### flow/config.mk
export PLATFORM = sky130hd
export DESIGN_NAME = LSTM
export DESIGN_NICKNAME = LSTM
export VERILOG_FILES = /design/flow/design.v
export SDC_FILE = /design/flow/constraint.sdc
export NUM_CORES = 4
export LEC_CHECK = 0
export ABC_AREA = 1
export CAP_MARGIN = 15
export CORE_MARGIN = 2
export CORE_UTILIZATION = 72
export CTS_CLUSTER_DIAMETER = 28
export CTS_CLUSTER_SIZE = 37
export HOLD_SLACK_MARGIN = -0.09
export SETUP_SLACK_MARGIN = 4.53
export SLEW_MARGIN = 20
### flow/constraint.sdc
create_clock -name core_clock -period 34.0 [get_ports {clk}]
set_input_delay 6.8000 -clock core_clock [delete_from_list [all_inputs] [get_ports {clk}]]
set_output_delay 6.8000 -clock core_clock [all_outputs]
set_load 0.01 [all_outputs]
### flow/design.v
module FA(inputA, inputB, outputY, Cin, Cout);
 input inputA;
 input inputB;
 input Cin;
 output Cout;
 output outputY;
 wire c1, c2, c3, a1;
 xor g1(a1, inputA, inputB);
 xor g2(outputY, Cin, a1);
 and g3(c1, inputA,inputB);
 and g4(c2, inputA, Cin);
 and g5(c3, inputB, Cin);
 or  g6(Cout, c1, c2, c3);
endmodule  
module FA8(inputA,inputB,outputY,Cin,Co);
 input [7:0]inputA;
 input [7:0]inputB;
 input Cin;
 output Co;
 output [7:0]outputY;
 wire [6:0]Cout;
FA i1(inputA[0], inputB[0], outputY[0], Cin, Cout[0]);
FA i2(inputA[1], inputB[1], outputY[1], Cout[0], Cout[1]);
FA i3(inputA[2], inputB[2], outputY[2], Cout[1], Cout[2]);
FA i4(inputA[3], inputB[3], outputY[3], Cout[2], Cout[3]);
FA i5(inputA[4], inputB[4], outputY[4], Cout[3], Cout[4]);
FA i6(inputA[5], inputB[5], outputY[5], Cout[4], Cout[5]);
FA i7(inputA[6], inputB[6], outputY[6], Cout[5], Cout[6]);
FA i8(inputA[7], inputB[7], outputY[7], Cout[6], Co);
endmodule
module mult8 (out, a, b);
	output [7:0] out;
	input  [7:0] a;
	input  [7:0] b;
        wire  [15:0] out1;
	assign out1 = a * b;
        assign out=out1[11:4];
endmodule
module SigmoidROM(out, add, CS, read);
output[7:0] out;
input[7:0] add;
input CS,read;
reg [7:0] out;
reg [7:0] rom;
always @(*)
begin
case(add)
8'd0: rom = 8'd255;
8'd1: rom = 8'd254;
8'd2: rom = 8'd253;
8'd3: rom = 8'd252;
8'd4: rom = 8'd251;
8'd5: rom = 8'd250;
8'd6: rom = 8'd249;
8'd7: rom = 8'd248;
8'd8: rom = 8'd247;
8'd9: rom = 8'd246;
8'd10: rom = 8'd245;
8'd11: rom = 8'd244;
8'd12: rom = 8'd243;
8'd13: rom = 8'd242;
8'd14: rom = 8'd241;
8'd15: rom = 8'd240;
8'd16: rom = 8'd239;
8'd17: rom = 8'd238;
8'd18: rom = 8'd237;
8'd19: rom = 8'd236;
8'd20: rom = 8'd235;
8'd21: rom = 8'd234;
8'd22: rom = 8'd233;
8'd23: rom = 8'd232;
8'd24: rom = 8'd231;
8'd25: rom = 8'd230;
8'd26: rom = 8'd229;
8'd27: rom = 8'd228;
8'd28: rom = 8'd227;
8'd29: rom = 8'd226;
8'd30: rom = 8'd225;
8'd31: rom = 8'd224;
8'd32: rom = 8'd223;
8'd33: rom = 8'd222;
8'd34: rom = 8'd221;
8'd35: rom = 8'd220;
8'd36: rom = 8'd219;
8'd37: rom = 8'd218;
8'd38: rom = 8'd217;
8'd39: rom = 8'd216;
8'd40: rom = 8'd215;
8'd41: rom = 8'd214;
8'd42: rom = 8'd213;
8'd43: rom = 8'd212;
8'd44: rom = 8'd211;
8'd45: rom = 8'd210;
8'd46: rom = 8'd209;
8'd47: rom = 8'd208;
8'd48: rom = 8'd207;
8'd49: rom = 8'd206;
8'd50: rom = 8'd205;
8'd51: rom = 8'd204;
8'd52: rom = 8'd203;
8'd53: rom = 8'd202;
8'd54: rom = 8'd201;
8'd55: rom = 8'd200;
8'd56: rom = 8'd199;
8'd57: rom = 8'd198;
8'd58: rom = 8'd197;
8'd59: rom = 8'd196;
8'd60: rom = 8'd195;
8'd61: rom = 8'd194;
8'd62: rom = 8'd193;
8'd63: rom = 8'd192;
8'd64: rom = 8'd191;
8'd65: rom = 8'd190;
8'd66: rom = 8'd189;
8'd67: rom = 8'd188;
8'd68: rom = 8'd187;
8'd69: rom = 8'd186;
8'd70: rom = 8'd185;
8'd71: rom = 8'd184;
8'd72: rom = 8'd183;
8'd73: rom = 8'd182;
8'd74: rom = 8'd181;
8'd75: rom = 8'd180;
8'd76: rom = 8'd179;
8'd77: rom = 8'd178;
8'd78: rom = 8'd177;
8'd79: rom = 8'd176;
8'd80: rom = 8'd175;
8'd81: rom = 8'd174;
8'd82: rom = 8'd173;
8'd83: rom = 8'd172;
8'd84: rom = 8'd171;
8'd85: rom = 8'd170;
8'd86: rom = 8'd169;
8'd87: rom = 8'd168;
8'd88: rom = 8'd167;
8'd89: rom = 8'd166;
8'd90: rom = 8'd165;
8'd91: rom = 8'd164;
8'd92: rom = 8'd163;
8'd93: rom = 8'd162;
8'd94: rom = 8'd161;
8'd95: rom = 8'd160;
8'd96: rom = 8'd159;
8'd97: rom = 8'd158;
8'd98: rom = 8'd157;
8'd99: rom = 8'd156;
8'd100: rom = 8'd155;
8'd101: rom = 8'd154;
8'd102: rom = 8'd153;
8'd103: rom = 8'd152;
8'd104: rom = 8'd151;
8'd105: rom = 8'd150;
8'd106: rom = 8'd149;
8'd107: rom = 8'd148;
8'd108: rom = 8'd147;
8'd109: rom = 8'd146;
8'd110: rom = 8'd145;
8'd111: rom = 8'd144;
8'd112: rom = 8'd143;
8'd113: rom = 8'd142;
8'd114: rom = 8'd141;
8'd115: rom = 8'd140;
8'd116: rom = 8'd139;
8'd117: rom = 8'd138;
8'd118: rom = 8'd137;
8'd119: rom = 8'd136;
8'd120: rom = 8'd135;
8'd121: rom = 8'd134;
8'd122: rom = 8'd133;
8'd123: rom = 8'd132;
8'd124: rom = 8'd131;
8'd125: rom = 8'd130;
8'd126: rom = 8'd129;
8'd127: rom = 8'd128;
8'd128: rom = 8'd127;
8'd129: rom = 8'd126;
8'd130: rom = 8'd125;
8'd131: rom = 8'd124;
8'd132: rom = 8'd123;
8'd133: rom = 8'd122;
8'd134: rom = 8'd121;
8'd135: rom = 8'd120;
8'd136: rom = 8'd119;
8'd137: rom = 8'd118;
8'd138: rom = 8'd117;
8'd139: rom = 8'd116;
8'd140: rom = 8'd115;
8'd141: rom = 8'd114;
8'd142: rom = 8'd113;
8'd143: rom = 8'd112;
8'd144: rom = 8'd111;
8'd145: rom = 8'd110;
8'd146: rom = 8'd109;
8'd147: rom = 8'd108;
8'd148: rom = 8'd107;
8'd149: rom = 8'd106;
8'd150: rom = 8'd105;
8'd151: rom = 8'd104;
8'd152: rom = 8'd103;
8'd153: rom = 8'd102;
8'd154: rom = 8'd101;
8'd155: rom = 8'd100;
8'd156: rom = 8'd99;
8'd157: rom = 8'd98;
8'd158: rom = 8'd97;
8'd159: rom = 8'd96;
8'd160: rom = 8'd95;
8'd161: rom = 8'd94;
8'd162: rom = 8'd93;
8'd163: rom = 8'd92;
8'd164: rom = 8'd91;
8'd165: rom = 8'd90;
8'd166: rom = 8'd89;
8'd167: rom = 8'd88;
8'd168: rom = 8'd87;
8'd169: rom = 8'd86;
8'd170: rom = 8'd85;
8'd171: rom = 8'd84;
8'd172: rom = 8'd83;
8'd173: rom = 8'd82;
8'd174: rom = 8'd81;
8'd175: rom = 8'd80;
8'd176: rom = 8'd79;
8'd177: rom = 8'd78;
8'd178: rom = 8'd77;
8'd179: rom = 8'd76;
8'd180: rom = 8'd75;
8'd181: rom = 8'd74;
8'd182: rom = 8'd73;
8'd183: rom = 8'd72;
8'd184: rom = 8'd71;
8'd185: rom = 8'd70;
8'd186: rom = 8'd69;
8'd187: rom = 8'd68;
8'd188: rom = 8'd67;
8'd189: rom = 8'd66;
8'd190: rom = 8'd65;
8'd191: rom = 8'd64;
8'd192: rom = 8'd63;
8'd193: rom = 8'd62;
8'd194: rom = 8'd61;
8'd195: rom = 8'd60;
8'd196: rom = 8'd59;
8'd197: rom = 8'd58;
8'd198: rom = 8'd57;
8'd199: rom = 8'd56;
8'd200: rom = 8'd55;
8'd201: rom = 8'd54;
8'd202: rom = 8'd53;
8'd203: rom = 8'd52;
8'd204: rom = 8'd51;
8'd205: rom = 8'd50;
8'd206: rom = 8'd49;
8'd207: rom = 8'd48;
8'd208: rom = 8'd47;
8'd209: rom = 8'd46;
8'd210: rom = 8'd45;
8'd211: rom = 8'd44;
8'd212: rom = 8'd43;
8'd213: rom = 8'd42;
8'd214: rom = 8'd41;
8'd215: rom = 8'd40;
8'd216: rom = 8'd39;
8'd217: rom = 8'd38;
8'd218: rom = 8'd37;
8'd219: rom = 8'd36;
8'd220: rom = 8'd35;
8'd221: rom = 8'd34;
8'd222: rom = 8'd33;
8'd223: rom = 8'd32;
8'd224: rom = 8'd31;
8'd225: rom = 8'd30;
8'd226: rom = 8'd29;
8'd227: rom = 8'd28;
8'd228: rom = 8'd27;
8'd229: rom = 8'd26;
8'd230: rom = 8'd25;
8'd231: rom = 8'd24;
8'd232: rom = 8'd23;
8'd233: rom = 8'd22;
8'd234: rom = 8'd21;
8'd235: rom = 8'd20;
8'd236: rom = 8'd19;
8'd237: rom = 8'd18;
8'd238: rom = 8'd17;
8'd239: rom = 8'd16;
8'd240: rom = 8'd15;
8'd241: rom = 8'd14;
8'd242: rom = 8'd13;
8'd243: rom = 8'd12;
8'd244: rom = 8'd11;
8'd245: rom = 8'd10;
8'd246: rom = 8'd9;
8'd247: rom = 8'd8;
8'd248: rom = 8'd7;
8'd249: rom = 8'd6;
8'd250: rom = 8'd5;
8'd251: rom = 8'd4;
8'd252: rom = 8'd3;
8'd253: rom = 8'd2;
8'd254: rom = 8'd1;
8'd255: rom = 8'd0;
default: rom = 8'd0;
endcase
end
always @(posedge CS)
begin
if(read==1)
out<=rom;
else
out<=0;
end
endmodule
module LSTM(clk, Of, En, Ci, Cip, In, Ui, Uf, Uk, Uo, Wi, Wk, Wf, Wo, Vo, Bi, Bo, Bf, Bk, PrevH, Cout, Hout);
 input clk, En, Cip; 
 input [7:0] In, Ci, Ui, Uf, Uk;
 input [7:0] Uo, Wi, Wk, Wf, Wo;
 input [7:0] Vo, Bi, Bo, Bf, Bk;
 input [7:0]           PrevH;
 output [7:0] Cout, Hout;
 output Of;
 wire [7:0] m1, m2, m3, m4;
 wire [7:0] m5, m7, m8;
 wire [7:0] m9, m10, m11, m12;
 wire [7:0] m13, m14, m15, m16;
 wire [7:0] i1, f1, k1, o1;
 wire [7:0] It, Ft, Kt, t1;
 wire [10:0] Cin;
 mult8 ins1(m1, In, Wi); 
 mult8 ins2(m2, PrevH, Ui);
 FA8   ins3(m1, m2, m3, Cip, Cin[0]);
 FA8   ins4(m3, Bi, i1,Cin[0], Cin[1]);
 SigmoidROM sg1(It, i1, clk, En);
 mult8 ins5(m4, In, Wf); 
 mult8 ins6(t1, In, Wf);
 FA8   ins7(t1, m4, m5, Cin[1], Cin[2]);
 FA8   ins8(t1, Bi, f1, Cin[2], Cin[3]);
 SigmoidROM sg2(Ft, f1, clk, En);
 mult8 ins9(m7, In, Wk); 
 mult8 ins10(m8, PrevH, Uk);
 FA8   ins11(m7, m8, m9, Cin[3], Cin[4]);
 FA8   ins12(m9, Bk, k1, Cin[4], Cin[5]);
 SigmoidROM sg3(Kt, k1, clk, En);
 FA8   ins13(It, Kt, m10,Cin[5], Cin[6]);
 FA8   ins14(Ft, Ci, m11, Cin[6], Cin[7]);
 FA8   ins15(m10, m11, Cout, Cin[7], Cin[8]);
 mult8 ins16(m12, In, Wo); 
 mult8 ins17(m13, PrevH, Uo);
 mult8 ins18(m14, Ci, Vo);
 FA8   ins19(m12, m13, m15, Cin[8], Cin[9]);
 FA8   ins21(m14, Bo, m16, Cin[9], Cin[10]);
 FA8   ins22(m16, m15, o1, Cin[10], Of);
 SigmoidROM sg4(Hout, o1, clk, En);
 endmodule
### flow/run.sh
#!/bin/bash
# the make line also repeats each setting of config.mk as NAME=value (left out here)
make -C /OpenROAD-flow-scripts/flow DESIGN_CONFIG=/design/flow/config.mk WORK_HOME=/design/flow/orfs CLKGATE_MAP_FILE= finish
==> summary.txt, run 1 <==
Entry: Yosys synthesis followed by OpenROAD place and route.

CTS:
- The run puts the clock sink total at 32.
- The run puts the number of buffers created by CTS at 5.
- The run puts the insertion delay at the late pin of the worst-skew pair at 280 ps.
- The run puts the clock-pin slew on the worst setup and hold paths at 60 ps.
- The run gives the number of buffers added to fix hold violations after cts as 0.
- The run gives the CTS tree as built.
- The run puts the number of H-tree levels at 2.
- In this run the clock root is driven by a clkbuf_16.
- The run puts the maximum buffer depth of the clock tree at 2.

Setup path:
- The run gives the arrival time at the worst endpoint as 31850 ps.
- By instance count, the cell type seen most on the critical path is fa_2.
- The run puts the setup slack of the most critical reg-to-reg path at 18140 ps.
- The run puts the required time of the critical path at 27200 ps.
- The run puts the critical path buffer and inverter count at 17.
- The run puts the highest net fanout along the worst path at 5.
- STA lists the startpoint of the worst register-to-register path as sg1.out[0].
- On the critical path the largest part of the delay comes from adder cells.
- The worst setup path is launched from an input port.
- Looking at the setup timing report, the critical path kind is in -> out.
- The run gives the endpoint of the worst register-to-register path as sg4.out[7].
- The run puts the cell depth of the worst setup path at approximately 100.
- The run puts the critical path's largest stage delay at 570 ps.
- The most critical setup path has its startpoint at In[4].
- The run gives the capture point of the critical path as Of.
- The run gives the worst-case reg-to-reg path depth as between 50 and 60.
- The run gives the nature of the critical path endpoint as a primary output.
- The critical path's slowest stage uses the library cell fa_1.

Worst hold path:
- STA lists the startpoint of the worst hold path as sg2.out[7].
- Counting instances, the worst hold path has a depth of 8.
- For hold timing, the worst endpoint is sg4.out[1].
- STA reports the tightest min-delay check as being of type reg -> reg.

Synthesis:
- The run gives the cell type with the highest aggregate area in the netlist as fa_1.
- The run puts the count of instantiated cells in the yosys netlist at 2377.
- The run gives the top logic cell family in the synthesized netlist as adder cells.
- The gate-level netlist out of Yosys references 34 unique cell types.
- In the post-synthesis netlist, the biggest area contributors are fa_1, inv_1, nand2_1.
- The stat command in Yosys gives a chip area of 17100 sq um.
- The run puts the fraction of synthesized area in multiplexers at 0%.
- Summing the areas of all and, or, nand and nor instances in the mapped netlist gives 21.6% of the synthesized area.
- Post-synth the commonest register cell is dfxtp_1.
- The run gives the xor and xnor fraction of the mapped netlist area as 2.36%.
- The cell area that synthesis handed to floorplanning was ~17000 sq um.
- The run gives the synthesized area per cell as 7.18 sq um.
- The run gives the number of warning messages in the yosys log as 1.
- Sorting the synthesized cells by how often they occur yields inv_1, nand2_1, fa_1, ha_1, nand3_1.
- In the post-synthesis netlist, the cell with the most instances is inv_1.
- The run gives the share of synthesized registers carrying an async set or reset as 0%.
- The run gives the number of synthesized register bits as 32.
- The run gives the number of nets produced by synthesis as ~3000.
- After technology mapping, the gate count stands at 2377.
- The run gives the count of flip-flops with a built-in enable after synthesis as 0.
- The run gives the fraction of the mapped netlist area in compound gates as 2.19%.
- The run gives the area fraction in full adders, half adders and majority gates as 51.0%.
- The run gives the register share after synthesis as 3.75%.
- Summed over its instances, the top area cell type makes up between 30% and 40% of the synthesized netlist area.

Route:
- The run gives the initial detailed-routing violation count as 964.
- The run puts the iteration count of the initial detailed-routing pass at 5.
- The run puts the DRC violation count after routing at 0.
- Nets still carrying antenna violations after routing amount to 0.
- The run gives the routed wirelength normalized by instance count as ~15 um.
- The run puts the total via count after detailed routing at approximately 15000.
- The run puts the mean number of vias per cell at 5.25.
- The run gives the number of antenna cells inserted as 0.
- The wire length recorded after detailed routing is about 42 mm.

Global routing:
- The run gives the number of antenna violations at the first check in global routing as 0.
- The run puts the total global routing overflow at 0.
- The run puts the all-layer global routing usage at 34.6%.
- The run puts the via count of the first global-routing pass at 15866.
- The run puts the pin count of the biggest net entering global routing at 26.
- The first global-routing pass estimated 69.6 mm of wire.

Timing:
- The run puts the worst slew slack as a fraction of its limit at 68.1%.
- After layout, the worst setup slack is -4650 ps.
- The run puts the number of hold-slack violations in the final timing report at 0.
- The run gives the worst setup skew after layout as between 5 and 6 ps.
- Hold is met by 1510 ps.
- Setup repair after global routing could not meet its margin everywhere.
- The run puts the post-route minimum period at 38650 ps.
- Counting pins that exceed their max-slew limit in the final report gives 0.
- The run gives the maximum frequency from static timing analysis as 25.9 MHz.
- The run gives the actual transition at the worst max-transition pin as 477 ps.
- In the final report, the number of endpoints failing setup comes to 1.
- In the finished design, the share of the clock period the worst path needs comes to 114%.

Finish:
- The run gives the area growth from synthesis to final layout as 17.3%.
- The run puts the non-filler instance count after layout at 2895.
- Once layout is complete, the utilization of the core stands at a little under nine tenths.
- The run puts the count of nets after finishing at 3201.
- The run puts the final instance area at approximately 20000 sq um.

Place:
- The run puts the cell count after placement at about 2900.
- The run puts the placement-stage cell area at 19600 sq um.
- Per the gpl log, the routability congestion estimate is 0.888.
- The wire-length estimate of the detail-placed layout is 34.6 mm.
- The run puts the count of buffers inserted at the top-level ports at roughly 130.

Run:
- The run puts the number of max-capacitance violations reported at 0.
- The run puts the total number of warnings across the stage logs at around 47.

Floorplanning:
- The floorplan step set the die width to 158 um.
- The run gives the count of standard-cell rows as 56.
- The run puts the starting density of the core at between 70 and 80%.
- During I/O placement, the number of pins put on the boundary was 148.
- The run puts the placeable core area at 23400 sq um.
- The overall die size recorded for this design is between 20000 and 25000 sq um.
- The run gives the overall die height as 158 um.

Run status:
- The flow ran to the end, but the layout failed its checks.
- The layout checks failed on setup timing.
area by class of cell:
| class | instances | area, sq um |
|---|---|---|
| inverters | 758 | 2850 |
| multi-input cells | 1500 | 13600 |
| fillers | 1437 | 3380 |
| repair buffers | 278 | 2430 |
| clock inverters | 3 | 23.8 |
| flip-flops and latches | 32 | 641 |
| well taps | 319 | 399 |
| clock buffers | 5 | 125 |
layer usage:
metal / track usage (%) / share of wire (%) / vias to the layer above
li1: - / - / 7101
met1: 41.9 / 38 / 7435
met2: 63.4 / 52 / 542
met3: 4.93 / 6.7 / 110
met4: 11.6 / 3.1 / 0
met5: 0 / 0 / -
metrics by stage:
stage | TNS, ps | setup WS (ps)
2_1_floorplan | -3620 | -3620
3_3_place_gp | -5180 | -5180
3_5_place_dp | -5580 | -5580
4_1_cts | -4510 | -4510
5_1_grt | -5240 | -5240
6_report | -4650 | -4650
timing repair:
action,4_1_cts,5_1_grt
gates resized,130,46
gates cloned,0,0
endpoints found under the setup margin,17,17
setup buffers,7,5
pin swaps,50,14
==> inputs of run 2 (changes only) <==
Settings changed: CAP_MARGIN 15 to 40, CORE_UTILIZATION 72 to 69, CTS_CLUSTER_DIAMETER 28 to 166, CTS_CLUSTER_SIZE 37 to 100, HOLD_SLACK_MARGIN -0.09 to not set, PLACE_DENSITY set to 0.4, SETUP_SLACK_MARGIN 4.53 to not set, TNS_END_PERCENT set to 5.
Clock period 34.0 ns to 29.7 ns, I/O delays scaled along.
==> run 2 against run 1 <==
Utilization down 4.5 points; worst setup slack worse by 2800 ps; non-clock buffer count down 15; cell count down 0.35%; clock skew down 1.0 ps; cell area down 1.5%; the layout still fails its checks (setup timing); first-iteration DRC count down 15%; highest routed layer unchanged; hold slack better by 30 ps.
==> summary.txt, run 2 <==
Entry: Yosys synthesis followed by OpenROAD place and route.

Synthesis:
- The run puts the gate count of the mapped netlist at 2377 (unchanged).
- The biggest area contributor in the post-synthesis netlist is fa_1.
- The run puts the area reported by Yosys stat at 17100 sq um (unchanged).
- The run puts the register share after synthesis at 3.75% (unchanged).
- The count of flip-flops with a built-in enable after synthesis is 0 (unchanged).
- The count of unique library cells instantiated by Yosys was 34 (unchanged).
- The run puts the fraction of the mapped netlist area in compound gates at 2.19% (unchanged).
- The run puts the number of nets produced by synthesis at 3003 (unchanged).
- The run gives the area fraction in full adders, half adders and majority gates as 51.0% (unchanged).
- inv_1 is the most common cell in the netlist.
- The run puts the xor and xnor fraction of the mapped netlist area at 2.36% (unchanged).
- The run gives the synthesized cell area as 17100 sq um (unchanged).
- The run puts the top-area cell type share of the netlist area at 39.3% (unchanged).
- Counting instances in the post-synthesis netlist gives the leading cell types as inv_1, nand2_1, fa_1, ha_1, nand3_1.
- The run gives the share of synthesized cell area in and, or, nand and nor gates as 21.6% (unchanged).
- The run puts the number of warning messages in the yosys log at 1 (unchanged).
- The run puts the fraction of synthesized area in multiplexers at 0% (unchanged).
- The synthesis report lists the most area-consuming cells as fa_1, inv_1, nand2_1.
- The count of instantiated cells in the yosys netlist is 2377 (unchanged).
- The run gives the number of synthesized register bits as 32 (unchanged).
- In the synthesized netlist the dominant register cell turns out to be dfxtp_1.
- The share of synthesized registers carrying an async set or reset was 0% (unchanged).
- For reference, the top logic cell family by area is adder cells.
- The run gives the synthesized area per cell as 7.18 sq um (unchanged).

Timing:
- The run gives the worst setup skew after layout as 4.86 ps (-1.03 ps).
- The final timing report derives a shortest allowable period of ~37000 ps.
- The run gives the actual transition at the worst max-transition pin as 454 ps (-22.9 ps).
- The run gives the aggregate negative setup slack as -11340 ps (-6700 ps).
- The run puts the worst slew slack as a fraction of its limit at 69.7% (+1.5 points).
- The run puts the number of slew-limit violations in the final report at 0 (unchanged).
- The final setup violation count came to 7 (+6).
- Setup repair after global routing could not meet its margin everywhere.
- The run puts the maximum frequency from static timing analysis at between 20 and 30 MHz.
- The run gives the number of hold-slack violations in the final timing report as 0 (unchanged).
- The part of the cycle the worst path needs is 125% (+11 points).
- The post-layout worst setup margin is -7450 ps (-2800 ps).

CTS:
- The run gives the insertion delay at the late pin of the worst-skew pair as 280 ps (about the same).
- The run puts the number of buffers added to fix hold violations after cts at 0 (unchanged).
- The run gives the clock-pin slew on the worst setup and hold paths as 60 ps (about the same).
- The clock sink total is 32 (unchanged).
- The run puts the number of H-tree levels at 2 (unchanged).
- The tree is rooted in a clkbuf_16.
- TritonCTS built the clock tree.
- The run puts the post-CTS repair timing setup buffer count at 0 (-7).
- The maximum buffer depth of the clock tree is 2 (unchanged).
- The run gives the number of buffers created by CTS as 5 (unchanged).

Setup path:
- Per STA, the endpoint of the critical path is Of.
- STA classifies the critical path endpoint as a primary output.
- The worst register-to-register path ends at sg4.out[7].
- The launch point of the worst register-to-register path is recorded as sg1.out[0].
- In the setup report, the worst path falls into the class in -> out.
- The run gives the critical path startpoint as In[2].
- The cell depth of the worst setup path came to 99 (-1.0%).
- The run gives the setup slack of the most critical reg-to-reg path as 13920 ps (-4220 ps).
- The run puts the required time of the critical path at 23760 ps (-3440 ps).
- The critical path's largest stage delay was 560 ps (about the same).
- The critical path's slowest stage uses the library cell fa_1.
- In this design, the critical path's most frequently occurring cell is fa_2.
- The critical path buffer and inverter count is 16 (-1).
- The worst-case reg-to-reg path depth is 57 (unchanged).
- The run gives the arrival time at the worst endpoint as 31210 ps (-640 ps).
- The run gives the startpoint class of the critical path as an input port.
- The cell family contributing the most delay on the critical path is adder cells.
- The run puts the highest net fanout along the worst path at 6 (+1).

Route:
- The iteration count of the initial detailed-routing pass came to 5 (unchanged).
- The remaining number of nets flagged by the antenna check after routing is 0 (unchanged).
- The run gives the total via count after detailed routing as 14673 (-3.4%).
- The run puts the initial detailed-routing violation count at 822 (-15%).
- The run gives the highest metal layer with signal wires as met4.
- The run puts the routed length on met2 at 20.8 mm (-4.7%).
- The run gives the mean number of vias per cell as 5.09 (-3.1%).
- The run puts the length of routed wiring on met1 at 16.5 mm (+2.4%).
- The run gives the amount of wire on met3 after detailed routing as 2.36 mm (-16%).
- The total wire length after detailed routing came to 40.5 mm (-3.8%).
- The run puts the routed wirelength normalized by instance count at 14.0 um (-3.4%).
- The run puts the number of antenna cells inserted at 0 (unchanged).
- The run puts the DRC violation count after routing at 0 (unchanged).

Global routing:
- The run puts the via count of the first global-routing pass at 15882 (+0.10%).
- The run puts the total global routing overflow at 0 (unchanged).
- The number of antenna violations at the first check in global routing came to 0 (unchanged).
- The run puts the all-layer global routing usage at 32.9% (-1.8 points).
- The run gives the global-route wire length before repair as 70.2 mm (+0.82%).
- The run puts the pin count of the biggest net entering global routing at 27 (+3.8%).

Place:
- The count of buffers inserted at the top-level ports came to 131 (unchanged).
- The run puts the cell count after placement at 2877 (+0.070%).
- The run puts the minimum setup slack after placement at -8220 ps (-2640 ps).
- The final weighted congestion in routability-driven placement came to 0.901 (+1.4%).
- The run gives the post-DP HPWL as 35.0 mm (+1.1%).
- The run puts the placement-stage cell area at 19600 sq um (-0.34%).

Worst hold path:
- The worst hold path stage count was 8 (unchanged).
- For the worst min-delay path, the startpoint reported by OpenROAD is sg2.out[7].
- The path class of the tightest hold or removal check is reg -> reg.
- In the hold report, the worst path ends at sg4.out[1].

Finish:
- The run puts the count of nets after finishing at 3186 (-0.47%).
- The final instance area is 19700 sq um (-1.5%).
- The run gives the non-filler instance count after layout as 2885 (-0.35%).
- The run puts the area growth from synthesis to final layout at 15.4%.

Floorplanning:
- The run puts the total die size at 26000 sq um (+4.2%).
- The run puts the overall die height at 161 um (+2.1%).
- The run gives the I/O pin count as 148 (unchanged).
- The count of standard-cell rows came to 57 (+1.8%).
- The run puts the placeable core area at 24300 sq um (+3.9%).
- The run gives the overall die width as 161 um (+2.1%).
- The run puts the starting density of the core at 70.2% (-2.8 points).

Run status:
- The run finished, with violations left.
- The checks that failed: setup timing.

Run:
- The number of max-capacitance violations reported came to 0 (unchanged).
- The run puts the total number of warnings across the stage logs at 47 (unchanged).
==> run 2: area by class of cell <==
type                            count  area (sq um)
Clock buffer                        5           125
Clock inverter                      3          42.5
Fill cell                        1720          4610
Inverter                          758          2850
Multi-Input combinational cell   1500         13400
Sequential cell                    32           641
Tap cell                          324           405
Timing Repair Buffer              263          2270
==> run 2: timing repair <==
| item | CTS | global route |
|---|---|---|
| pin swaps | 32 | 6 |
| resized | 43 | 10 |
| setup endpoints to repair | 13 | 11 |
==> run 2: metal layers <==
metal / global-route usage (%) / up-vias
met5: 0 / -
met4: 7.18 / 0
met3: 2.54 / 74
met2: 61.0 / 447
met1: 42.1 / 7091
li1: - / 7061
==> run 2: per-stage QoR <==
| step | hold WS [ps] | util [%] |
|---|---|---|
| after detailed placement | 1530 | 80.5 |
| after global routing | 1650 | 81.0 |
| after global placement | 1520 | 80.5 |
| after CTS | 1560 | 81.2 |
| final | 1540 | 81.0 |
| after floorplan | 1440 | - |
==> inputs of run 3 (changes only) <==
Settings changed: CAP_MARGIN 40 to 5, CELL_PAD_IN_SITES_DETAIL_PLACEMENT set to 0, CELL_PAD_IN_SITES_GLOBAL_PLACEMENT set to 0, CORE_UTILIZATION 69 to 71, CTS_CLUSTER_DIAMETER 166 to 360, CTS_CLUSTER_SIZE 100 to 15, GPL_ROUTABILITY_DRIVEN set to 1, HOLD_SLACK_MARGIN set to -0.07, MAX_ROUTING_LAYER set to met4, MIN_ROUTING_LAYER set to met1, PLACE_DENSITY 0.4 to not set, SETUP_SLACK_MARGIN set to -1.43, TNS_END_PERCENT 5 to not set.
Clock period 29.7 ns to 33.6 ns, I/O delays scaled along.
==> run 3 against run 2 <==
The layout still fails its checks (setup timing); worst setup slack better by 2200 ps; largest cell class unchanged; non-clock buffer count is 5 higher; area after synthesis stayed put; clock skew is 3.7 ps higher; register-to-register slack better by 3800 ps; global-route usage is 3.2 points higher; count of clock-buffer cells in the layout stayed put; via count is 1.8% higher; utilization is 2.8 points higher.
==> summary.txt, run 3 <==
Entry: Yosys synthesis followed by OpenROAD place and route.

Place:
- The post-DP HPWL was 35.3 mm (+0.91%).
- The run puts the final weighted congestion in routability-driven placement at 0.918 (+1.9%).
- The run puts the minimum setup slack after placement at -5970 ps (+2240 ps).
- The cell count after placement is 2875 (-0.070%).
- The placement-stage cell area came to 19600 sq um (about the same).
- The count of buffers inserted at the top-level ports was 131 (unchanged).

Route:
- The total wire length after detailed routing is 41.4 mm (+2.4%).
- The run puts the number of antenna cells inserted at 0 (unchanged).
- The initial detailed-routing violation count came to 874 (+6.3%).
- The run gives the iteration count of the initial detailed-routing pass as 5 (unchanged).
- The mean number of vias per cell is 5.18 (+1.8%).
- The run gives the remaining number of nets flagged by the antenna check after routing as 0 (unchanged).
- The DRC violation count after routing was 0 (unchanged).
- The run gives the total via count after detailed routing as 14930 (+1.8%).
- The routed wirelength normalized by instance count was 14.4 um (+2.4%).

Setup path:
- Following the worst setup path forward leads to its endpoint at Of.
- The critical path is of the in -> out type.
- The critical path buffer and inverter count is 16 (unchanged).
- The run gives the startpoint of the worst-slack reg-to-reg timing path as sg1.out[0].
- The run gives the critical path's largest stage delay as 510 ps (-50 ps).
- The run gives the startpoint class of the critical path as an input port.
- The endpoint identified for the worst register-to-register timing path is sg4.out[7].
- The required time of the critical path was 26880 ps (+3120 ps).
- The run puts the arrival time at the worst endpoint at 32090 ps (+880 ps).
- For reference, the critical path is launched at Wf[4].
- The run gives the highest net fanout along the worst path as 7 (+1).
- Counting stages on the worst path, the most repeated cell is fa_2.
- The run gives the worst-case reg-to-reg path depth as 57 (unchanged).
- The run gives the cell depth of the worst setup path as 99 (unchanged).
- In this design, the largest share of critical-path delay is due to adder cells.
- The run puts the setup slack of the most critical reg-to-reg path at 17710 ps (+3790 ps).
- The run gives the nature of the critical path endpoint as a primary output.
- The run gives the master of the slowest instance on the critical path as fa_1.

CTS:
- The run puts the clock sink total at 32 (unchanged).
- The run puts the insertion delay at the late pin of the worst-skew pair at 290 ps (about the same).
- The cell sitting at the root of the clock tree is a clkbuf_16.
- The run puts the number of buffers created by CTS at 5 (unchanged).
- The number of buffers added to fix hold violations after cts was 0 (unchanged).
- TritonCTS built the clock tree.
- The run puts the number of H-tree levels at 2 (unchanged).
- The run gives the clock-pin slew on the worst setup and hold paths as 60 ps (about the same).
- The run gives the maximum buffer depth of the clock tree as 2 (unchanged).

Synthesis:
- The run gives the count of instantiated cells in the yosys netlist as 2377 (unchanged).
- The area fraction in full adders, half adders and majority gates came to 51.0% (unchanged).
- The fraction of synthesized area in multiplexers came to 0% (unchanged).
- The run gives the number of nets produced by synthesis as 3003 (unchanged).
- The register share after synthesis is 3.75% (unchanged).
- The synthesized cell area is 17100 sq um (unchanged).
- Looking at area per cell type in the netlist, the leader is fa_1.
- The run gives the number of synthesized register bits as 32 (unchanged).
- The run puts the count of unique library cells instantiated by Yosys at 34 (unchanged).
- In the synthesized netlist, the dominant kind of combinational cell is adder cells.
- The run gives the xor and xnor fraction of the mapped netlist area as 2.36% (unchanged).
- The fraction of the mapped netlist area in compound gates was 2.19% (unchanged).
- The run gives the count of flip-flops with a built-in enable after synthesis as 0 (unchanged).
- The run puts the share of synthesized registers carrying an async set or reset at 0% (unchanged).
- The run puts the number of warning messages in the yosys log at 1 (unchanged).
- The commonest cells after synthesis are inv_1, nand2_1, fa_1, ha_1, nand3_1.
- The synthesized area per cell was 7.18 sq um (unchanged).
- The run gives the predominant post-synthesis flop cell as dfxtp_1.
- The gate count of the mapped netlist came to 2377 (unchanged).
- The run gives the top-area cell type share of the netlist area as 39.3% (unchanged).
- The run gives the most repeated cell in the gate-level netlist after synthesis as inv_1.
- The run gives the area reported by Yosys stat as 17100 sq um (unchanged).
- By area the synthesized netlist is led by fa_1, inv_1, nand2_1.
- The share of synthesized cell area in and, or, nand and nor gates came to 21.6% (unchanged).

Worst hold path:
- The run gives the source of the worst hold timing path as sg2.out[7].
- The run gives the path class of the lowest-slack min-delay path as reg -> reg.
- The worst hold path stage count is 8 (unchanged).
- Looking at the hold checks, the worst path lands on sg4.out[1].

Finish:
- The run puts the utilization after layout at 83.9% (+2.8 points).
- The run gives the final instance area as 19700 sq um (+0.18%).
- The non-filler instance count after layout was 2885 (unchanged).
- The count of nets after finishing came to 3191 (+0.16%).
- The run gives the area growth from synthesis to final layout as 15.7%.

Run status:
- Failing layout checks were recorded as setup timing.
- The flow ran to the end, but the layout failed its checks.

Floorplanning:
- The total die size was 25300 sq um (-2.8%).
- The run gives the placeable core area as 23500 sq um (-3.2%).
- The run puts the starting density of the core at 72.5% (+2.3 points).
- The run puts the count of standard-cell rows at 56 (-1.8%).
- The run gives the overall die height as 159 um (-1.4%).
- The overall die width is 159 um (-1.4%).
- The run puts the I/O pin count at 148 (unchanged).

Global routing:
- The run puts the total global routing overflow at 0 (unchanged).
- The number of antenna violations at the first check in global routing was 0 (unchanged).
- The run gives the all-layer global routing usage as 36.0% (+3.2 points).
- The run puts the pin count of the biggest net entering global routing at 26 (-3.7%).
- The global-route wire length before repair is 73.4 mm (+4.6%).
- The run puts the via count of the first global-routing pass at 16742 (+5.4%).

Timing:
- The number of hold-slack violations in the final timing report is 0 (unchanged).
- The run puts the worst slew slack as a fraction of its limit at 68.9% (-0.80 points).
- The final setup violation count is 1 (-6).
- The run gives the part of the cycle the worst path needs as 115% (-9.6 points).
- The post-layout worst setup margin is -5210 ps (+2240 ps).
- The smallest clock period supported by the final layout is computed as 38810 ps.
- The run puts the worst setup skew after layout at 8.55 ps (+3.68 ps).
- The run gives the actual transition at the worst max-transition pin as 466 ps (+11.2 ps).
- The number of slew-limit violations in the final report was 0 (unchanged).
- In this build the clock could be raised as far as 25.8 MHz.
- The run gives the hold slack as 1600 ps (+53.5 ps).
- Setup repair after global routing could not meet its margin everywhere.

Run:
- The run gives the number of max-capacitance violations reported as 0 (unchanged).
- The run gives the total number of warnings across the stage logs as 47 (unchanged).
run 3: through the flow:
stage	TNS, ps
after floorplan	-3950
after global placement	-5520
final	-5210
after global routing	-5930
after detailed placement	-5970
after CTS	-5210
run 3: timing repair:
item,4_1_cts,5_1_grt
gates resized,45,7
pin swaps,17,14
setup endpoints to repair,1,1
setup buffers,0,2
run 3: area by class of cell:
type / count / area [sq um]
Fill cell: 1562 / 3800
Clock inverter: 3 / 42.5
Tap cell: 319 / 399
Clock buffer: 5 / 125
Multi-Input combinational cell: 1500 / 13400
Sequential cell: 32 / 641
Inverter: 758 / 2850
Timing Repair Buffer: 268 / 2310
run 3: per-layer routing:
layer / GRT usage [%] / vias up / share of wire [%]
li1: - / 7074 / -
met1: 42.9 / 7236 / 39
met2: 64.7 / 515 / 52
met3: 3.54 / 105 / 5.6
met4: 11.4 / 0 / 2.8
met5: - / - / 0
==> inputs of run 4 (changes only) <==
Settings changed: ABC_AREA 1 to not set, CAP_MARGIN 5 to 20, CELL_PAD_IN_SITES_DETAIL_PLACEMENT 0 to not set, CELL_PAD_IN_SITES_GLOBAL_PLACEMENT 0 to not set, CORE_UTILIZATION 71 to 40, CTS_CLUSTER_DIAMETER 360 to not set, CTS_CLUSTER_SIZE 15 to not set, GPL_ROUTABILITY_DRIVEN 1 to not set, HOLD_SLACK_MARGIN -0.07 to not set, MAX_ROUTING_LAYER met4 to not set, MIN_ROUTING_LAYER met1 to not set, SETUP_SLACK_MARGIN -1.43 to not set.
Clock period 33.6 ns to 41.5 ns, I/O delays scaled along.
==> run 4 against run 3 <==
The layout still fails its checks (setup timing); register-to-register slack improved by 7900 ps; global-route usage is 17 points lower; synthesized cell count fell by 26%; clock skew is 1.9 ps lower; sequential share of layout area is 0.25 points higher; cell area is 7.1% lower; cell count decreased by 16%; critical path depth shrank 2; hold slack worse by 43 ps; via count down 22%.
==> summary.txt, run 4 <==
Entry: Yosys synthesis followed by OpenROAD place and route.

Global routing:
- The run puts the via count of the first global-routing pass at 13104 (-22%).
- The run gives the all-layer global routing usage as 19.3% (-17 points).
- The run puts the pin count of the biggest net entering global routing at 33 (+27%).
- The number of antenna violations at the first check in global routing came to 0 (unchanged).
- The run gives the global-route wire length before repair as 64.0 mm (-13%).
- The total global routing overflow came to 0 (unchanged).

Setup path:
- The run puts the cell depth of the worst setup path at 97 (-2.0%).
- The run gives the worst-case reg-to-reg path depth as 56 (-1.8%).
- STA classifies the critical path startpoint as an input port.
- The run gives the cell family contributing the most delay on the critical path as adder cells.
- The run gives the highest net fanout along the worst path as 5 (-2).
- The run gives the capture point of the critical path as Of.
- The critical path buffer and inverter count came to 15 (-1).
- The required time of the critical path came to 33200 ps (+6320 ps).
- The run gives the critical path startpoint as In[5].
- The run gives the setup slack of the most critical reg-to-reg path as 25620 ps (+7910 ps).
- In this run the critical register-to-register path is captured at sg4.out[7].
- Per the timing report, the most critical flop-to-flop path originates at sg1.out[0].
- The largest individual stage delay along the critical path comes from the cell fa_1.
- The run gives the critical path class as in -> out.
- The worst setup path is captured at a primary output.
- The run gives the critical path's largest stage delay as 550 ps (+40 ps).
- The run gives the arrival time at the worst endpoint as 33340 ps (+1250 ps).
- In this design, the critical path's most frequently occurring cell is fa_2.

Synthesis:
- The run gives the fraction of synthesized area in multiplexers as 0% (unchanged).
- The area fraction in full adders, half adders and majority gates is 55.5% (+4.5 points).
- The run gives the share of synthesized registers carrying an async set or reset as 0% (unchanged).
- The run gives the share of synthesized cell area in and, or, nand and nor gates as 18.4% (-3.2 points).
- The area reported by Yosys stat came to 15700 sq um (-8.1%).
- The run gives the xor and xnor fraction of the mapped netlist area as 6.31% (+3.9 points).
- The run puts the top-area cell type share of the netlist area at 42.7% (+3.5 points).
- The run puts the number of nets produced by synthesis at 2381 (-21%).
- After synthesis, the largest family of logic cells by area is adder cells.
- The run gives the most repeated cell in the gate-level netlist after synthesis as inv_1.
- The run gives the synthesized area per cell as 8.94 sq um (+25%).
- Post-synth the commonest register cell is dfxtp_1.
- For reference, the top cells by area after synthesis are fa_1, ha_1, and2_1.
- By count the netlist is led by inv_1, fa_1, and2_1, nand2_1, ha_1.
- The run gives the number of synthesized register bits as 32 (unchanged).
- The count of instantiated cells in the yosys netlist was 1755 (-26%).
- Summed over all instances, the cell type with the most area after synthesis is fa_1.
- The gate count of the mapped netlist came to 1755 (-26%).
- The count of unique library cells instantiated by Yosys came to 40 (+18%).
- The run puts the register share after synthesis at 4.08% (+0.33 points).
- The run gives the synthesized cell area as 15700 sq um (-8.1%).
- The run gives the count of flip-flops with a built-in enable after synthesis as 0 (unchanged).
- The fraction of the mapped netlist area in compound gates was 4.87% (+2.7 points).
- The run gives the number of warning messages in the yosys log as 1 (unchanged).

Timing:
- The run gives the part of the cycle the worst path needs as 100% (-15 points).
- The worst setup skew after layout was 6.64 ps (-1.91 ps).
- The run gives the hold slack as 1560 ps (-42.5 ps).
- The run gives the number of hold-slack violations in the final timing report as 0 (unchanged).
- The run puts the post-layout worst setup margin at -141 ps (+5070 ps).
- Setup repair after global routing could not meet its margin everywhere.
- The run gives the maximum frequency from static timing analysis as 24.0 MHz.
- The run puts the post-route minimum period at 41640 ps.
- The actual transition at the worst max-transition pin is 855 ps (+389 ps).
- The run gives the number of slew-limit violations in the final report as 0 (unchanged).
- The run gives the worst slew slack as a fraction of its limit as 42.8% (-26 points).
- The run gives the final setup violation count as 1 (unchanged).

Place:
- The run puts the post-DP HPWL at 31.8 mm (-10%).
- The run puts the final weighted congestion in routability-driven placement at 0.839 (-8.7%).
- The placement-stage cell area came to 18000 sq um (-8.0%).
- The count of buffers inserted at the top-level ports came to 131 (unchanged).
- The minimum setup slack after placement came to -2200 ps (+3770 ps).
- The run puts the cell count after placement at 2408 (-16%).

Run:
- The total number of warnings across the stage logs came to 44 (-6.4%).
- The run gives the number of max-capacitance violations reported as 0 (unchanged).

Floorplanning:
- The total die size was 40800 sq um (+61%).
- The run puts the I/O pin count at 148 (unchanged).
- The run puts the starting density of the core at 40.6% (-32 points).
- The run puts the placeable core area at 38600 sq um (+64%).
- The run puts the overall die height at 202 um (+27%).
- The run puts the count of standard-cell rows at 72 (+29%).
- The run gives the overall die width as 202 um (+27%).

CTS:
- The run puts the number of buffers created by CTS at 5 (unchanged).
- The run gives the number of buffers added to fix hold violations after cts as 0 (unchanged).
- TritonCTS built the clock tree.
- The run gives the insertion delay at the late pin of the worst-skew pair as 280 ps (about the same).
- The run gives the clock tree root buffer cell as clkbuf_16.
- The run gives the clock-pin slew on the worst setup and hold paths as 50 ps (about the same).
- The run puts the clock sink total at 32 (unchanged).
- The run gives the maximum buffer depth of the clock tree as 2 (unchanged).
- The number of H-tree levels is 2 (unchanged).

Route:
- The run gives the DRC violation count after routing as 0 (unchanged).
- The run gives the initial detailed-routing violation count as 366 (-58%).
- The iteration count of the initial detailed-routing pass is 5 (unchanged).
- The routed wirelength normalized by instance count came to 15.3 um (+6.8%).
- The run gives the remaining number of nets flagged by the antenna check after routing as 0 (unchanged).
- The run gives the total wire length after detailed routing as 37.1 mm (-10%).
- The run gives the mean number of vias per cell as 4.80 (-7.3%).
- The total via count after detailed routing is 11617 (-22%).

Worst hold path:
- STA lists the startpoint of the worst hold path as sg2.out[7].
- The path with the worst hold slack has its endpoint at sg4.out[1].
- The run puts the worst hold path stage count at 7 (-1).
- The run gives the path class of the lowest-slack min-delay path as reg -> reg.

Finish:
- Relative to the synthesized area, the layout overhead comes to 16.8%.
- The run puts the non-filler instance count after layout at 2422 (-16%).
- The run puts the count of nets after finishing at 2528 (-21%).
- The final instance area was 18300 sq um (-7.1%).
- The utilization after layout came to 47.4% (-36 points).

Run status:
- The run finished, with violations left.
- The checks that failed: setup timing.
[run 4: metal layers]
| metal | vias up | wire length, um | track usage [%] |
|---|---|---|---|
| met5 | - | 0 | 0 |
| met1 | 5900 | 16200 | 24.7 |
| met4 | 0 | 709 | 3.89 |
| li1 | 5511 | - | - |
| met2 | 172 | 19000 | 35.4 |
| met3 | 34 | 1190 | 1.81 |
[run 4: area by class of cell]
class / instances / area [sq um]
fillers: 3719 / 20300
multi-input cells: 1277 / 13600
repair buffers: 189 / 1770
inverters: 397 / 1490
well taps: 518 / 648
flip-flops and latches: 32 / 641
clock buffers: 5 / 125
clock inverters: 3 / 23.8
diodes: 1 / 2.50
[run 4: stage by stage]
step	setup TNS, ps
global route	-981
finish	-141
CTS	-608
global placement	-2000
floorplan	0
detailed placement	-2200
[run 4: timing repair]
item	CTS	global route
setup endpoints to repair	1	1
pin swaps	87	75
resized	125	13
buffers inserted	5	0
==> inputs of run 5 (changes only) <==
Settings changed: ABC_AREA set to 0, CAP_MARGIN 20 to 40, CORE_UTILIZATION 40 to 72, CTS_CLUSTER_DIAMETER set to 391, CTS_CLUSTER_SIZE set to 100, HOLD_SLACK_MARGIN set to 0.3, PLACE_DENSITY set to 0.4, SETUP_SLACK_MARGIN set to -1.93, TNS_END_PERCENT set to 5.
Clock period 41.5 ns to 24.5 ns, I/O delays scaled along.
==> run 5 against run 4 <==
The layout still fails its checks (setup timing); global-route usage is 16 points higher; cell count is 7.3% lower; hold slack better by 44 ps; critical path depth stayed put; routed wire length is 1.2% higher; non-clock buffer count is 62 higher; critical endpoint unchanged.
==> summary.txt, run 5 <==
Entry: Yosys synthesis followed by OpenROAD place and route.

Synthesis:
- The run puts the count of flip-flops with a built-in enable after synthesis at 0 (unchanged).
- The run gives the synthesized area per cell as 8.94 sq um (unchanged).
- The count of instantiated cells in the yosys netlist was 1755 (unchanged).
- The run gives the fraction of synthesized area in multiplexers as 0% (unchanged).
- The fraction of the mapped netlist area in compound gates came to 4.87% (unchanged).
- The run puts the share of synthesized cell area in and, or, nand and nor gates at 18.4% (unchanged).
- The run puts the number of warning messages in the yosys log at 1 (unchanged).
- The synthesis run shows the most used standard cells to be inv_1, fa_1, and2_1, nand2_1, ha_1.
- Yosys instantiated no cell more often than inv_1.
- The run gives the area reported by Yosys stat as 15700 sq um (unchanged).
- The biggest area contributor in the post-synthesis netlist is fa_1.
- The run puts the synthesized cell area at 15700 sq um (unchanged).
- The run puts the count of unique library cells instantiated by Yosys at 40 (unchanged).
- The area fraction in full adders, half adders and majority gates was 55.5% (unchanged).
- The number of nets produced by synthesis is 2381 (unchanged).
- Grouping non-sequential cells by family puts the most area in adder cells.
- The run puts the share of synthesized registers carrying an async set or reset at 0% (unchanged).
- Looking at the cell usage after synthesis, the top flip-flop cell is dfxtp_1.
- The top-area cell type share of the netlist area was 42.7% (unchanged).
- The run puts the gate count of the mapped netlist at 1755 (unchanged).
- After synthesis, the cell types taking the most area are fa_1, ha_1, and2_1.
- The run puts the number of synthesized register bits at 32 (unchanged).
- The run gives the register share after synthesis as 4.08% (unchanged).
- The xor and xnor fraction of the mapped netlist area is 6.31% (unchanged).

Timing:
- The post-layout worst setup margin is -10510 ps (-10360 ps).
- The number of hold-slack violations in the final timing report was 0 (unchanged).
- The final timing report derives a shortest allowable period of 35010 ps.
- The final setup violation count was 17 (+16).
- The worst setup skew after layout was 4.18 ps (-2.46 ps).
- The actual transition at the worst max-transition pin is 662 ps (-193 ps).
- Per the timing report, the achievable frequency comes out to 28.6 MHz.
- The run gives the worst slew slack as a fraction of its limit as 55.6% (+13 points).
- The number of slew-limit violations in the final report came to 0 (unchanged).
- The run puts the part of the cycle the worst path needs at 143% (+43 points).
- Setup repair after global routing could not meet its margin everywhere.

Worst hold path:
- The worst hold path begins at sg2.out[7].
- The run gives the terminating pin of the worst hold path as sg4.out[1].
- The run gives the path class of the lowest-slack min-delay path as reg -> reg.
- The run gives the worst hold path stage count as 7 (unchanged).

Floorplanning:
- The run gives the count of standard-cell rows as 54 (-25%).
- The run puts the total die size at 23000 sq um (-44%).
- The run gives the placeable core area as 21600 sq um (-44%).
- The overall die height was 152 um (-25%).
- The run puts the overall die width at 152 um (-25%).
- The starting density of the core is 72.6% (+32 points).
- The I/O pin count came to 148 (unchanged).

Setup path:
- STA classifies the critical path startpoint as an input port.
- The worst register-to-register path ends at sg4.out[7].
- The most critical setup path has its startpoint at In[1].
- The critical path buffer and inverter count came to 15 (unchanged).
- The run gives the worst-case reg-to-reg path depth as 56 (unchanged).
- The run gives the cell depth of the worst setup path as 97 (unchanged).
- The critical path's largest stage delay came to 510 ps (-40 ps).
- The setup path with the least slack is of type in -> out.
- The run puts the required time of the critical path at 19600 ps (-13600 ps).
- The setup slack of the most critical reg-to-reg path came to 8570 ps (-17050 ps).
- In this design, the largest share of critical-path delay is due to adder cells.
- The run gives the nature of the critical path endpoint as a primary output.
- The capture point of the critical path was reported as Of.
- Per the STA report, the cell with the highest stage delay on the worst path is fa_1.
- The run puts the highest net fanout along the worst path at 6 (+1).
- The launch point of the worst register-to-register path is recorded as sg1.out[0].
- The run gives the arrival time at the worst endpoint as 30110 ps (-3230 ps).
- Per STA, the library cell used most along the worst path is fa_2.

Place:
- The count of buffers inserted at the top-level ports came to 131 (unchanged).
- The minimum setup slack after placement is -11520 ps (-9320 ps).
- The run puts the placement-stage cell area at 18200 sq um (+1.3%).
- The run gives the final weighted congestion in routability-driven placement as 0.896 (+6.8%).
- The cell count after placement is 2234 (-7.2%).
- The run gives the post-DP HPWL as 31.2 mm (-2.0%).

Global routing:
- The run gives the peak-usage layer in the global routing report as met2.
- The run puts the all-layer global routing usage at 34.9% (+16 points).
- The number of antenna violations at the first check in global routing is 0 (unchanged).
- The run gives the met2 track demand over resource as 63.3% (+28 points).
- The run gives the met1 usage in global routing as 43.9% (+19 points).
- The via count of the first global-routing pass came to 13760 (+5.0%).
- The global routing met3 resource utilization came to 4.40% (+2.6 points).
- The run puts the global-route wire length before repair at 63.2 mm (-1.3%).
- The total global routing overflow was 0 (unchanged).
- The pin count of the biggest net entering global routing came to 33 (unchanged).

Finish:
- The run gives the count of nets after finishing as 2590 (+2.5%).
- The run gives the area growth from synthesis to final layout as 17.5%.
- The run puts the final instance area at 18400 sq um (+0.57%).
- The number of fill cells came to 1269 (-66%).
- The non-filler instance count after layout came to 2245 (-7.3%).

CTS:
- The run gives the maximum buffer depth of the clock tree as 2 (unchanged).
- The run gives the clock-pin slew on the worst setup and hold paths as 50 ps (about the same).
- The run gives the insertion delay at the late pin of the worst-skew pair as 280 ps (about the same).
- The run gives the CTS tree as built.
- The number of buffers added to fix hold violations after cts came to 0 (unchanged).
- The run gives the number of buffers created by CTS as 5 (unchanged).
- CTS placed an instance of clkbuf_16 at the clock tree root.
- The run puts the clock sink total at 32 (unchanged).
- The run gives the number of H-tree levels as 2 (unchanged).

Route:
- The run puts the total via count after detailed routing at 12494 (+7.5%).
- The run gives the number of antenna cells inserted as 0 (-1).
- The run puts the routed wirelength normalized by instance count at 16.7 um (+9.2%).
- The run puts the mean number of vias per cell at 5.57 (+16%).
- The run puts the DRC violation count after routing at 0 (unchanged).
- The run puts the total wire length after detailed routing at 37.6 mm (+1.2%).
- The iteration count of the initial detailed-routing pass is 6 (+1).
- The initial detailed-routing violation count is 604 (+65%).
- The run puts the remaining number of nets flagged by the antenna check after routing at 0 (unchanged).

Run status:
- In this run the layout check failures are setup timing.
- The run finished, with violations left.

Run:
- The run puts the number of max-capacitance violations reported at 0 (unchanged).
- The run puts the total number of warnings across the stage logs at 47 (+6.8%).
run 5: repair_timing:
item,CTS,global route
hold endpoints to repair,0,0
setup buffers,2,0
setup endpoints to repair,17,17
pin swaps,22,18
gates resized,57,27
run 5: area by class of cell:
| type | instances | area, sq um | area share, % |
|---|---|---|---|
| clock buffer | 5 | 125 | 0.679 |
| clock inverter | 3 | 42.5 | 0.231 |
| inverter | 397 | 1490 | 8.08 |
| multi-input combinational | 1277 | 13600 | 73.8 |
| sequential | 32 | 641 | 3.47 |
| tap | 280 | 350 | 1.90 |
| timing repair buffer | 251 | 2180 | 11.8 |
run 5: stage by stage:
step	util, %	hold slack (ps)	TNS (ps)
5_1_grt	85.3	1650	-77510
3_5_place_dp	84.4	1590	-84770
4_1_cts	85.3	1610	-67290
3_3_place_gp	84.4	1560	-76080
2_1_floorplan	-	1460	-56500
6_report	85.3	1600	-67950
run 5: metal layers:
metal  part of all wire (%)  vias up
li1                       -     5639
met5                      0        -
met4                    2.3        0
met3                    5.8       84
met2                     52      428
met1                     40     6343
==> inputs of run 6 (changes only) <==
Settings changed: ABC_AREA 0 to not set, CAP_MARGIN 40 to 20, CTS_CLUSTER_DIAMETER 391 to 373, CTS_CLUSTER_SIZE 100 to 99, HOLD_SLACK_MARGIN 0.3 to not set, PLACE_DENSITY 0.4 to not set, SETUP_SLACK_MARGIN -1.93 to not set, TNS_END_PERCENT 5 to not set.
Clock period 24.5 ns to 20.1 ns, I/O delays scaled along.
==> run 6 against run 5 <==
Area after synthesis stayed put; routed wire length rose by 1.0%; non-clock buffer count is 8 higher; synthesized cell count did not move; sequential share of layout area barely moved; register-to-register slack got worse by 4300 ps; the layout still fails its checks (setup timing); global-route usage shrank 0.38 points; worst setup slack got worse by 2300 ps.
==> summary.txt, run 6 <==
Entry: Yosys synthesis followed by OpenROAD place and route.

Finish:
- The number of fill cells is 1222 (-3.7%).
- The non-filler instance count after layout came to 2253 (+0.36%).
- The run puts the count of nets after finishing at 2598 (+0.31%).
- The run puts the final instance area at 18600 sq um (+0.95%).
- The run gives the area growth from synthesis to final layout as 18.6%.

Route:
- The iteration count of the initial detailed-routing pass was 5 (-1).
- The run gives the remaining number of nets flagged by the antenna check after routing as 0 (unchanged).
- The run gives the number of antenna cells inserted as 0 (unchanged).
- The run gives the total wire length after detailed routing as 37.9 mm (+1.0%).
- The run gives the total via count after detailed routing as 12475 (-0.15%).
- The run gives the DRC violation count after routing as 0 (unchanged).
- The run puts the routed wirelength normalized by instance count at 16.8 um (+0.65%).
- The initial detailed-routing violation count was 636 (+5.3%).
- The mean number of vias per cell was 5.54 (-0.51%).

CTS:
- The clock-pin slew on the worst setup and hold paths came to 50 ps (about the same).
- The run puts the maximum buffer depth of the clock tree at 2 (unchanged).
- TritonCTS built the clock tree.
- The run gives the number of H-tree levels as 2 (unchanged).
- The run gives the number of buffers created by CTS as 5 (unchanged).
- The tree is rooted in a clkbuf_16.
- The number of buffers added to fix hold violations after cts is 0 (unchanged).
- The insertion delay at the late pin of the worst-skew pair was 280 ps (about the same).
- The run gives the clock sink total as 32 (unchanged).

Synthesis:
- The run gives the synthesized area per cell as 8.94 sq um (unchanged).
- The run puts the count of flip-flops with a built-in enable after synthesis at 0 (unchanged).
- The run puts the count of instantiated cells in the yosys netlist at 1755 (unchanged).
- The run puts the number of warning messages in the yosys log at 1 (unchanged).
- The run puts the area reported by Yosys stat at 15700 sq um (unchanged).
- The run gives the synthesized cell area as 15700 sq um (unchanged).
- The run puts the number of nets produced by synthesis at 2381 (unchanged).
- The main area contributors are fa_1, ha_1, and2_1.
- The run puts the share of synthesized registers carrying an async set or reset at 0% (unchanged).
- The run gives the top logic cell family in the synthesized netlist as adder cells.
- The run puts the count of unique library cells instantiated by Yosys at 40 (unchanged).
- The run puts the gate count of the mapped netlist at 1755 (unchanged).
- The area fraction in full adders, half adders and majority gates was 55.5% (unchanged).
- The register share after synthesis was 4.08% (unchanged).
- The share of synthesized cell area in and, or, nand and nor gates was 18.4% (unchanged).
- The run gives the number of synthesized register bits as 32 (unchanged).
- The run gives the cell type with the highest aggregate area in the netlist as fa_1.
- The run puts the xor and xnor fraction of the mapped netlist area at 6.31% (unchanged).
- The run puts the fraction of synthesized area in multiplexers at 0% (unchanged).
- Per the synth stats, the flop cell with the highest instance count is dfxtp_1.
- The run gives the top-area cell type share of the netlist area as 42.7% (unchanged).
- The synthesis stats list as the most numerous cell inv_1.
- For reference, the top cells by count after synthesis are inv_1, fa_1, and2_1, nand2_1, ha_1.
- The run gives the fraction of the mapped netlist area in compound gates as 4.87% (unchanged).

Setup path:
- The run gives the critical path startpoint as Wf[4].
- The setup slack of the most critical reg-to-reg path came to 4240 ps (-4330 ps).
- The run gives the cell depth of the worst setup path as 97 (unchanged).
- The run gives the cell family contributing the most delay on the critical path as adder cells.
- The largest individual stage delay along the critical path comes from the cell fa_1.
- The run gives the arrival time at the worst endpoint as 28870 ps (-1240 ps).
- In this run the critical register-to-register path is captured at sg4.out[7].
- The run puts the critical path buffer and inverter count at 15 (unchanged).
- The launch point of the worst register-to-register path is recorded as sg1.out[0].
- The run puts the worst-case reg-to-reg path depth at 56 (unchanged).
- In this design, the critical path's most frequently occurring cell is fa_2.
- The worst setup path is launched from an input port.
- For reference, the most critical setup path is categorized as in -> out.
- The run gives the highest net fanout along the worst path as 4 (-2).
- The run gives the capture point of the critical path as Of.
- The run gives the required time of the critical path as 16080 ps (-3520 ps).
- The run puts the critical path's largest stage delay at 550 ps (+40 ps).
- STA classifies the critical path endpoint as a primary output.

Place:
- The run puts the cell count after placement at 2238 (+0.18%).
- The run gives the count of buffers inserted at the top-level ports as 131 (unchanged).
- The run puts the placement-stage cell area at 18300 sq um (+0.22%).
- The run gives the minimum setup slack after placement as -13990 ps (-2470 ps).
- The final weighted congestion in routability-driven placement was 0.892 (-0.40%).
- The run gives the post-DP HPWL as 31.1 mm (about the same).

Worst hold path:
- For the worst min-delay path, the startpoint reported by OpenROAD is sg2.out[7].
- The run gives the terminating pin of the worst hold path as sg4.out[1].
- The run gives the path class of the lowest-slack min-delay path as reg -> reg.
- The worst hold path stage count was 7 (unchanged).

Timing:
- The worst setup skew after layout was 7.45 ps (+3.27 ps).
- The run gives the worst slew slack as a fraction of its limit as 40.2% (-15 points).
- The run gives the hold slack as 1580 ps (-22.5 ps).
- The run puts the post-layout worst setup margin at -12790 ps (-2290 ps).
- The run gives the actual transition at the worst max-transition pin as 894 ps (+232 ps).
- The run puts the number of hold-slack violations in the final timing report at 0 (unchanged).
- The run gives the number of slew-limit violations in the final report as 0 (unchanged).
- The smallest clock period supported by the final layout is computed as 32890 ps.
- The run puts the final setup violation count at 17 (unchanged).
- The run puts the maximum frequency from static timing analysis at 30.4 MHz.
- The run gives the part of the cycle the worst path needs as 164% (+21 points).
- Setup repair after global routing could not meet its margin everywhere.

Floorplanning:
- The run puts the I/O pin count at 148 (unchanged).
- The run gives the total die size as 23000 sq um (unchanged).
- The overall die height came to 152 um (unchanged).
- The count of standard-cell rows came to 54 (unchanged).
- The overall die width came to 152 um (unchanged).
- The run gives the placeable core area as 21600 sq um (unchanged).
- The starting density of the core was 72.6% (unchanged).

Global routing:
- The run gives the number of antenna violations at the first check in global routing as 0 (unchanged).
- The global-route wire length before repair came to 62.6 mm (-0.98%).
- The via count of the first global-routing pass is 13590 (-1.2%).
- The run gives the total global routing overflow as 0 (unchanged).
- The run gives the all-layer global routing usage as 34.5% (-0.38 points).
- The run puts the pin count of the biggest net entering global routing at 33 (unchanged).

Run:
- The number of max-capacitance violations reported came to 0 (unchanged).
- The run puts the total number of warnings across the stage logs at 47 (unchanged).

Run status:
- The layout checks failed on setup timing.
- The flow ran to the end, but the layout failed its checks.
## run 6: repair_timing
action | CTS | global route
buffers inserted | 4 | 3
gates resized | 133 | 34
endpoints found under the setup margin | 17 | 17
pin swaps | 35 | 7
## run 6: per-stage QoR
step	setup TNS, ps	util (%)
2_1_floorplan	-108540	-
3_3_place_gp	-128090	84.6
5_1_grt	-118760	86.1
3_5_place_dp	-136090	84.6
4_1_cts	-108240	85.6
6_report	-110240	86.1
## run 6: cell type report
class	count	area, sq um	area share (%)
Timing Repair Buffer	259	2280	12.3
Tap cell	280	350	1.88
Multi-Input combinational cell	1277	13700	73.6
Sequential cell	32	641	3.44
Clock buffer	7	143	0.766
Clock inverter	1	7.51	0.0403
Inverter	397	1490	8.01
## run 6: routing by layer
metal,vias to the layer above,global-route usage [%],part of all wire [%]
met5,-,0,0
met4,0,10.2,2.6
met3,76,2.63,5.4
met2,440,63.9,53
met1,6301,43.4,39
li1,5658,-,-
